==> job 9447 <==
==> flow/design.v (excerpt) <==
module ixu_mc_pipe (
    input  wire         core_clock_i,
    input  wire         core_flush_i,
    input  wire  [17:0] data_i,
    input  wire         valid_i,
    output logic        busy_o,
    output wire  [ 5:0] rs1_o,
    output wire  [ 5:0] rs2_o,
    input  wire  [31:0] rs1_data_i,
    input  wire  [31:0] rs2_data_i,
    output wire  [ 4:0] rob_o,
    input  wire  [ 6:0] opcode_i,
    input  wire  [ 6:0] ins_type,
    input  wire         imm_i,
    input  wire  [31:0] immediate_i,
    input  wire  [ 5:0] dest_i,
    output logic [ 5:0] wakeup_dest,
    output logic        wakeup_valid,
    output logic [ 5:0] l_wakeup_dest,
    output logic        l_wakeup_valid,
    output logic [ 5:0] ixu_mc_ex_dest,
    output logic [31:0] ixu_mc_ex_data,
    output logic        ixu_mc_ex_valid,
    output logic [ 5:0] ixu_mc_wb_dest,
    output logic [31:0] ixu_mc_wb_data,
    output logic        ixu_mc_wb_valid,
    output wire  [ 4:0] pmu_ins_id_o,
    output wire         pmu_ins_valid_o
);
clock: 5.35 ns
lec_check: 0
cap_margin: 20
cell_pad_in_sites_detail_placement: 1
core_margin: 6
core_utilization: 58
cts_cluster_diameter: 95
cts_cluster_size: 60
gpl_timing_driven: 0
hold_slack_margin: 0.19
slew_margin: 20
run.sh (not shown) runs the stock make flow with config.mk's settings and CLKGATE_MAP_FILE=.
==> inputs of job 2600, as changes to job 9447 <==
CELL_PAD_IN_SITES_DETAIL_PLACEMENT = unset   (was 1)
CORE_MARGIN = 2   (was 6)
CORE_UTILIZATION = 40   (was 58)
CTS_CLUSTER_DIAMETER = unset   (was 95)
CTS_CLUSTER_SIZE = unset   (was 60)
GPL_TIMING_DRIVEN = unset   (was 0)
HOLD_SLACK_MARGIN = unset   (was 0.19)
SETUP_SLACK_MARGIN = 0.4   (was unset)
==> flow/constraint.sdc (replaced) <==
create_clock -name core_clock -period 8.63 [get_ports {core_clock_i}]
set_input_delay 1.7260 -clock core_clock [delete_from_list [all_inputs] [get_ports {core_clock_i}]]
set_output_delay 1.7260 -clock core_clock [all_outputs]
set_load 0.01 [all_outputs]
==> inputs of job 8488, as changes to job 9447 <==
CELL_PAD_IN_SITES_DETAIL_PLACEMENT = unset   (was 1)
CORE_MARGIN = 2   (was 6)
CORE_UTILIZATION = 70   (was 58)
CTS_CLUSTER_DIAMETER = unset   (was 95)
CTS_CLUSTER_SIZE = 37   (was 60)
GPL_TIMING_DRIVEN = unset   (was 0)
HOLD_SLACK_MARGIN = unset   (was 0.19)
SETUP_SLACK_MARGIN = -0.57   (was unset)
==> flow/constraint.sdc (replaced) <==
create_clock -name core_clock -period 7.18 [get_ports {core_clock_i}]
set_input_delay 1.4360 -clock core_clock [delete_from_list [all_inputs] [get_ports {core_clock_i}]]
set_output_delay 1.4360 -clock core_clock [all_outputs]
set_load 0.01 [all_outputs]
==> notes <==
In synthesized cell count, job 2600 and job 9447 do not differ. Between job 8488 and job 9447, the lower die area is in job 8488 (gap 21%, measured against job 9447). Area after synthesis is the same in job 9447 and job 8488. Job 8488 aborted during global routing on ODB-0269. Job 2600 completed without violations. Job 9447 did not get past global routing.
==> figures <==
quantity                                                           job 8488                job 9447        job 2600
Number of CTS-inserted buffers                                           39                      21              40
Outcome                                              stopped before the end  stopped before the end  finished clean
Failing step                                                 global routing          global routing               -
Total die size                                                   0.0902 mm²               0.114 mm²       0.157 mm²
Area of the core region                                          0.0869 mm²               0.104 mm²       0.152 mm²
Buffers inserted during post-CTS setup optimization                      15                     199              17
Horizontal die dimension                                             300 µm                  337 µm          396 µm
Final RePlAce weighted congestion                                      1.07                    1.11           0.983
Row cnt                                                                 108                     118             143
Dpl cells                                                              8861                    8778            9461
Resize count post-CTS                                                   120                    1318             108
CTS H-Tree Depth                                                          2                       1               2
Dpl cell area                                                    0.0703 mm²              0.0664 mm²      0.0690 mm²
Quantity of I/O buffers inserted on ports                               227                     239             227
Floorplan core density                                                0.707                   0.589           0.404
Place WS                                                           -1.50 ns                -6.26 ns       -0.428 ns

* * *

==> inputs of xenon <==
ixu_mc_pipe again, from the RTL that the note above started with.
==> flow/config.mk <==
export PLATFORM = sky130hd
export DESIGN_NAME = ixu_mc_pipe
export DESIGN_NICKNAME = ixu_mc_pipe
export VERILOG_FILES = /design/flow/design.v
export SDC_FILE = /design/flow/constraint.sdc
export NUM_CORES = 4
export LEC_CHECK = 0
export ABC_AREA = 1
export CAP_MARGIN = 20
export CORE_ASPECT_RATIO = 0.5
export CORE_MARGIN = 2
export CORE_UTILIZATION = 72
export CTS_CLUSTER_DIAMETER = 391
export CTS_CLUSTER_SIZE = 99
export HOLD_SLACK_MARGIN = 0.3
export PLACE_DENSITY = 0.42
export SETUP_SLACK_MARGIN = 0.98
export SLEW_MARGIN = 20
==> flow/constraint.sdc <==
create_clock -name core_clock -period 6.03 [get_ports {core_clock_i}]
set_input_delay 1.2060 -clock core_clock [delete_from_list [all_inputs] [get_ports {core_clock_i}]]
set_output_delay 1.2060 -clock core_clock [all_outputs]
set_load 0.01 [all_outputs]
==> garnet: changes against xenon <==
- ABC_AREA: 1 -> unset
- CORE_ASPECT_RATIO: 0.5 -> unset
- CORE_UTILIZATION: 72 -> 66
- CTS_CLUSTER_DIAMETER: 391 -> unset
- CTS_CLUSTER_SIZE: 99 -> unset
- HOLD_SLACK_MARGIN: 0.3 -> unset
- MAX_ROUTING_LAYER: unset -> met4
- PLACE_DENSITY: 0.42 -> unset
- SETUP_SLACK_MARGIN: 0.98 -> 1.1
==> flow/constraint.sdc (replaced) <==
create_clock -name core_clock -period 9.0 [get_ports {core_clock_i}]
set_input_delay 1.8000 -clock core_clock [delete_from_list [all_inputs] [get_ports {core_clock_i}]]
set_output_delay 1.8000 -clock core_clock [all_outputs]
set_load 0.01 [all_outputs]
==> results.cfg <==
; generated from flow reports
[synth]
xor_area_share_pct = 3.95
ys_sh_mux_pct = 3.56
top_cells_by_count = inv_1, fa_1, nand2_1, nor2_1, ha_1
yosys.area.top_type_share_pct = 36.8
simple_gate_share_pct = 14.9
aoi_share_pct = 9.91

[clock_tree]
h-tree-depth = 2

[global_routing]
grt_util_met3_pct = 18.5
use_met1_pct = 59.0
grt-ovfl-total = 0

[outcome]
status = complete, no violations

[die]
core_um2 = 91900
fp_util_pct = 66.8
the above is filed under garnet

==> results.cfg <==
; implementation run metrics
[outcome]
status = did not finish
haltStage = global routing
error = [ERROR GRT-0116] Global routing finished with congestion. Check the congestion regions in the DRC Viewer.

[synth]
yosys.area.top_type_share_pct = 35.0
top_cells_by_count = nand2_1, inv_1, fa_1, nor2_1, o21ai_0
ys_sh_mux_pct = 1.31

[global_routing]
grt_util_met3_pct = 66.8

[die]
fp_util_pct = 72.9
core_um2 = 88500
the above is filed under xenon


* * *

==> violet: inputs <==
Starting RTL as in the previous note.
## ixu_mc_pipe
module ixu_mc_pipe (
    input  wire         core_clock_i,
    input  wire         core_flush_i,
    input  wire  [17:0] data_i,
    input  wire         valid_i,
    output logic        busy_o,
    output wire  [ 5:0] rs1_o,
    output wire  [ 5:0] rs2_o,
    input  wire  [31:0] rs1_data_i,
    input  wire  [31:0] rs2_data_i,
    output wire  [ 4:0] rob_o,
    input  wire  [ 6:0] opcode_i,
    input  wire  [ 6:0] ins_type,
    input  wire         imm_i,
    input  wire  [31:0] immediate_i,
    input  wire  [ 5:0] dest_i,
    output logic [ 5:0] wakeup_dest,
    output logic        wakeup_valid,
    output logic [ 5:0] l_wakeup_dest,
    output logic        l_wakeup_valid,
    output logic [ 5:0] ixu_mc_ex_dest,
    output logic [31:0] ixu_mc_ex_data,
    output logic        ixu_mc_ex_valid,
    output logic [ 5:0] ixu_mc_wb_dest,
    output logic [31:0] ixu_mc_wb_data,
    output logic        ixu_mc_wb_valid,
    output wire  [ 4:0] pmu_ins_id_o,
    output wire         pmu_ins_valid_o
);
make LEC_CHECK=0 CAP_MARGIN=20 CELL_PAD_IN_SITES_DETAIL_PLACEMENT=2 CELL_PAD_IN_SITES_GLOBAL_PLACEMENT=1 CORE_MARGIN=8 CORE_UTILIZATION=50 CTS_CLUSTER_DIAMETER=122 CTS_CLUSTER_SIZE=92 GPL_ROUTABILITY_DRIVEN=0 GPL_TIMING_DRIVEN=0 HOLD_SLACK_MARGIN=0.15 PLACE_DENSITY=0.84 SLEW_MARGIN=20 TNS_END_PERCENT=65 finish   # period 5.35 ns
==> delta: changes against violet <==
==> flow/config.mk (replaced) <==
export PLATFORM = sky130hd
export DESIGN_NAME = ixu_mc_pipe
export DESIGN_NICKNAME = ixu_mc_pipe
export VERILOG_FILES = /design/flow/design.v
export SDC_FILE = /design/flow/constraint.sdc
export NUM_CORES = 4
export LEC_CHECK = 0
export ABC_AREA = 0
export CAP_MARGIN = 20
export CELL_PAD_IN_SITES_DETAIL_PLACEMENT = 2
export CORE_MARGIN = 2
export CORE_UTILIZATION = 16
export CTS_CLUSTER_SIZE = 98
export PLACE_DENSITY_LB_ADDON = 0.24
export SETUP_SLACK_MARGIN = 1.29
export SLEW_MARGIN = 20
==> flow/constraint.sdc (replaced) <==
create_clock -name core_clock -period 4.94 [get_ports {core_clock_i}]
set_input_delay 0.9880 -clock core_clock [delete_from_list [all_inputs] [get_ports {core_clock_i}]]
set_output_delay 0.9880 -clock core_clock [all_outputs]
set_load 0.01 [all_outputs]
==> tundra: changes against violet <==
==> flow/config.mk (replaced) <==
export PLATFORM = sky130hd
export DESIGN_NAME = ixu_mc_pipe
export DESIGN_NICKNAME = ixu_mc_pipe
export VERILOG_FILES = /design/flow/design.v
export SDC_FILE = /design/flow/constraint.sdc
export NUM_CORES = 4
export LEC_CHECK = 0
export CAP_MARGIN = 20
export CORE_MARGIN = 2
export CORE_UTILIZATION = 62
export CTS_CLUSTER_SIZE = 96
export SETUP_SLACK_MARGIN = 0.4
export SLEW_MARGIN = 20
==> flow/constraint.sdc (replaced) <==
create_clock -name core_clock -period 6.93 [get_ports {core_clock_i}]
set_input_delay 1.3860 -clock core_clock [delete_from_list [all_inputs] [get_ports {core_clock_i}]]
set_output_delay 1.3860 -clock core_clock [all_outputs]
set_load 0.01 [all_outputs]
==> results <==
Between tundra and delta, the lower hold slack is in delta (gap 0.0079 ns). Of tundra and delta, delta has the higher critical path depth (gap 4). Between tundra and delta, the lower wire length is in tundra (gap about 25%, measured against delta). Between delta and tundra, the lower maximum frequency is in tundra (gap 0.26%, measured against tundra). delta ran to the end with violations: setup timing. violet did not get past detailed placement on DPL-0033. tundra completed and failed the layout checks on setup timing. Via count: delta is lower than tundra (about 1.6%). Between tundra and delta, the lower non-clock buffer count is in tundra (gap 575). In delta the sequential share of layout area is lower than in tundra, by 1.5 points. Against tundra, the clock skew of delta is higher by 0.078 ns. In synthesized area, tundra and delta do not differ. In tundra the clock-buffer cell count is higher than in delta, by 5.
==> figures <==
Tool Warnings: delta 98; tundra 100; violet -
Pre-CTS setup slack: delta -4.18 ns; tundra -1.22 ns; violet -
Buffer-and-inverter tally for the worst setup path: delta 15; tundra 7; violet -
Hold Path Class: delta register to register; tundra register to register; violet -
Result of the run: delta complete, but fails checks; tundra complete, but fails checks; violet stopped before the end
Failing step: delta -; tundra -; violet detailed placement
Violated checks: delta setup timing; tundra setup timing; violet -
Ratio of routed vias to standard cells: delta 4.20; tundra 6.29; violet -
Post-route clock skew: delta 0.132 ns; tundra 0.0533 ns; violet -
Number of cell rows: delta 227; tundra 115; violet 128
Met2 track demand over resource in global routing: delta 30.6%; tundra 73.6%; violet -
Clkbuf count: delta 53; tundra 58; violet -
Inverters: delta 1300; tundra 1300; violet -
Nets: delta 10.1k; tundra 9561; violet -
Residual antenna-violating net count after detailed routing: delta 0; tundra 0; violet -
Logic gate fraction of the total cell area: delta 57.7%; tundra 64.6%; violet -
WHS: delta 0.322 ns; tundra 0.330 ns; violet -
Post-place instance area: delta 80300 µm²; tundra 71200 µm²; violet -
Number of port buffers: delta 227; tundra 227; violet 239
Remaining global-route overflow: delta 0; tundra 0; violet -
Area of combinational cells with multiple inputs: delta 51200 µm²; tundra 48900 µm²; violet -
Largest stage delay on the critical path: delta 0.58 ns; tundra 0.59 ns; violet -
Max-capacitance violation count: delta 0; tundra 0; violet -
Final design instance area without fill: delta 88800 µm²; tundra 75700 µm²; violet -
